==> inputs of run G <==
==> flow/design.v <==
module adc_interface (
    input wire clk,
    input wire rst_n,
    input wire [11:0] adc_data,
    input wire adc_valid,
    output reg [11:0] voltage_fb,
    output reg data_ready
);
    always @(posedge clk or negedge rst_n) begin
        if (!rst_n) begin
            voltage_fb <= 12'd0;
            data_ready <= 1'b0;
        end else begin
            if (adc_valid) begin
                voltage_fb <= adc_data;
                data_ready <= 1'b1;
            end else begin
                data_ready <= 1'b0;
            end
        end
    end
endmodule
module pid_controller #(
    parameter DATA_WIDTH = 12,
    parameter KP = 16'd100,
    parameter KI = 16'd10,
    parameter KD = 16'd5,
    parameter SETPOINT = 12'd2048
)(
    input wire clk,
    input wire rst_n,
    input wire [DATA_WIDTH-1:0] feedback,
    input wire fb_valid,
    output reg [9:0] control_out,
    output reg out_valid
);
    reg signed [DATA_WIDTH:0] error;
    reg signed [DATA_WIDTH:0] prev_error;
    reg signed [31:0] integral;
    reg signed [DATA_WIDTH:0] derivative;
    reg signed [31:0] p_term, i_term, d_term;
    reg signed [31:0] pid_sum;
    always @(posedge clk or negedge rst_n) begin
        if (!rst_n) begin
            error <= 0;
            prev_error <= 0;
            integral <= 0;
            derivative <= 0;
            p_term <= 0;
            i_term <= 0;
            d_term <= 0;
            pid_sum <= 0;
            control_out <= 10'd512;
            out_valid <= 1'b0;
        end else if (fb_valid) begin
            error <= SETPOINT - feedback;
            prev_error <= error;
            if (integral + error > 32'sd100000)
                integral <= 32'sd100000;
            else if (integral + error < -32'sd100000)
                integral <= -32'sd100000;
            else
                integral <= integral + error;
            derivative <= error - prev_error;
            p_term <= ($signed({16'd0, KP}) * error) >>> 8;
            i_term <= ($signed({16'd0, KI}) * integral) >>> 16;
            d_term <= ($signed({16'd0, KD}) * derivative) >>> 8;
            pid_sum <= p_term + i_term + d_term + 32'sd512;
            if (pid_sum > 32'sd1023)
                control_out <= 10'd1023;
            else if (pid_sum < 32'sd0)
                control_out <= 10'd0;
            else
                control_out <= pid_sum[9:0];
            out_valid <= 1'b1;
        end else begin
            out_valid <= 1'b0;
        end
    end
endmodule
module pwm_generator #(
    parameter CLK_FREQ = 100_000_000,
    parameter PWM_FREQ = 100_000,
    parameter PWM_RESOLUTION = 10
)(
    input wire clk,
    input wire rst_n,
    input wire [PWM_RESOLUTION-1:0] duty_cycle,
    output reg pwm_out
);
    localparam COUNTER_MAX = CLK_FREQ / PWM_FREQ;
    reg [$clog2(COUNTER_MAX)-1:0] counter;
    reg [PWM_RESOLUTION-1:0] duty_reg;
    reg [PWM_RESOLUTION-1:0] compare_val;
    always @(posedge clk or negedge rst_n) begin
        if (!rst_n) begin
            counter <= 0;
            duty_reg <= 0;
            compare_val <= 0;
            pwm_out <= 1'b0;
        end else begin
            if (counter < COUNTER_MAX - 1) begin
                counter <= counter + 1;
            end else begin
                counter <= 0;
                duty_reg <= duty_cycle;
            end
            compare_val <= (duty_reg * COUNTER_MAX) >> PWM_RESOLUTION;
            pwm_out <= (counter < compare_val) ? 1'b1 : 1'b0;
        end
    end
endmodule
module buck_converter_top #(
    parameter CLK_FREQ = 100_000_000,
    parameter PWM_FREQ = 100_000,
    parameter V_REF = 12'd2048,
    parameter KP = 16'd100,
    parameter KI = 16'd10,
    parameter KD = 16'd5
)(
    input wire clk,
    input wire rst_n,
    input wire [11:0] adc_data,
    input wire adc_valid,
    output wire pwm_out,
    output wire [11:0] voltage_monitor,
    output wire [9:0] duty_cycle_monitor
);
    wire [11:0] voltage_fb;
    wire adc_ready;
    wire [9:0] duty_cycle;
    wire pid_valid;
    adc_interface adc_if (
        .clk(clk),
        .rst_n(rst_n),
        .adc_data(adc_data),
        .adc_valid(adc_valid),
        .voltage_fb(voltage_fb),
        .data_ready(adc_ready)
    );
    pid_controller #(
        .DATA_WIDTH(12),
        .KP(KP),
        .KI(KI),
        .KD(KD),
        .SETPOINT(V_REF)
    ) pid_ctrl (
        .clk(clk),
        .rst_n(rst_n),
        .feedback(voltage_fb),
        .fb_valid(adc_ready),
        .control_out(duty_cycle),
        .out_valid(pid_valid)
    );
    pwm_generator #(
        .CLK_FREQ(CLK_FREQ),
        .PWM_FREQ(PWM_FREQ),
        .PWM_RESOLUTION(10)
    ) pwm_gen (
        .clk(clk),
        .rst_n(rst_n),
        .duty_cycle(duty_cycle),
        .pwm_out(pwm_out)
    );
    assign voltage_monitor = voltage_fb;
    assign duty_cycle_monitor = duty_cycle;
endmodule
==> flow/run.sh <==
#!/bin/bash
# the make line also repeats each setting of config.mk as NAME=value (left out here)
make -C /OpenROAD-flow-scripts/flow DESIGN_CONFIG=/design/flow/config.mk WORK_HOME=/design/flow/orfs CLKGATE_MAP_FILE= finish
==> flow/config.mk <==
export PLATFORM = sky130hd
export DESIGN_NAME = buck_converter_top
export DESIGN_NICKNAME = buck_converter_top
export VERILOG_FILES = /design/flow/design.v
export SDC_FILE = /design/flow/constraint.sdc
export NUM_CORES = 4
export LEC_CHECK = 0
export ABC_AREA = 1
export CAP_MARGIN = 20
export CORE_MARGIN = 2
export CORE_UTILIZATION = 70
export CTS_CLUSTER_DIAMETER = 47
export PLACE_DENSITY = 0.38
export SLEW_MARGIN = 20
==> flow/constraint.sdc <==
create_clock -name core_clock -period 3.5 [get_ports {clk}]
set_input_delay 0.7000 -clock core_clock [delete_from_list [all_inputs] [get_ports {clk}]]
set_output_delay 0.7000 -clock core_clock [all_outputs]
set_load 0.01 [all_outputs]
==> inputs of run K, as changes to run G <==
- ABC_AREA: 1 -> default
- CORE_UTILIZATION: 70 -> 40
- CTS_CLUSTER_DIAMETER: 47 -> default
- GPL_ROUTABILITY_DRIVEN: default -> 0
- MAX_ROUTING_LAYER: default -> met4
- PLACE_DENSITY: 0.38 -> default
==> flow/constraint.sdc (replaced) <==
create_clock -name core_clock -period 10.0 [get_ports {clk}]
set_input_delay 2.0000 -clock core_clock [delete_from_list [all_inputs] [get_ports {clk}]]
set_output_delay 2.0000 -clock core_clock [all_outputs]
set_load 0.01 [all_outputs]
==> inputs of run M, as changes to run G <==
- ABC_AREA: 1 -> default
- CORE_UTILIZATION: 70 -> 65
- CTS_CLUSTER_DIAMETER: 47 -> default
- PLACE_DENSITY: 0.38 -> default
==> flow/constraint.sdc (replaced) <==
create_clock -name core_clock -period 4.65 [get_ports {clk}]
set_input_delay 0.9300 -clock core_clock [delete_from_list [all_inputs] [get_ports {clk}]]
set_output_delay 0.9300 -clock core_clock [all_outputs]
set_load 0.01 [all_outputs]
==> inputs of run R, as changes to run G <==
- ABC_AREA: 1 -> default
- CORE_UTILIZATION: 70 -> 39
- CTS_CLUSTER_DIAMETER: 47 -> default
- PLACE_DENSITY: 0.38 -> default
==> flow/constraint.sdc (replaced) <==
create_clock -name core_clock -period 4.89 [get_ports {clk}]
set_input_delay 0.9780 -clock core_clock [delete_from_list [all_inputs] [get_ports {clk}]]
set_output_delay 0.9780 -clock core_clock [all_outputs]
set_load 0.01 [all_outputs]
==> summary of the runs <==
Run M went through all stages and came out clean. Run K ran to the end with no violations. Run R passed the timing, design-rule and antenna checks. Run G completed, yet does not pass: setup timing. In run M the hold slack is lower than in run R, by 0.0028 ns. Wire length: run K < run M < run R < run G. Against run M, the via count of run R is lower by about 1.5%. Sequential cell count is the same in run M and run K.
==> figures <==
quantity	run R	run M	run K	run G
Outcome	no timing/DRC/antenna violations	no timing/DRC/antenna violations	no timing/DRC/antenna violations	failed layout checks
Reasons for failing layout checks	-	-	-	setup timing
Vertical extent of the die	205 um	160 um	203 um	159 um
Hold_ws	0.491 ns	0.488 ns	0.489 ns	0.195 ns
Hold Path Class	register to register	register to register	register to register	input port to async pin
Overall die area	42,100 um2	25,500 um2	41,000 um2	25,400 um2
Iteration count of the initial detailed-routing pass	5	5	4	8
Total routing usage reported by global routing	16.8%	26.7%	17.2%	34.5%
HPWL reported at the end of detailed placement	26,200 um	25,200 um	25,800 um	32,800 um
Worst hold stages	2	2	2	-
Wire length on met3	692 um	1150 um	681 um	2770 um
Compound-gate portion of the synthesized area	16.8%	16.8%	16.8%	11.5%
Detailed router's first-iteration violation count	455	623	482	1,517
RSZ-0062 raised after global routing	false	false	false	true
Longest individual stage delay on the worst path	0.51 ns	0.43 ns	0.47 ns	0.58 ns
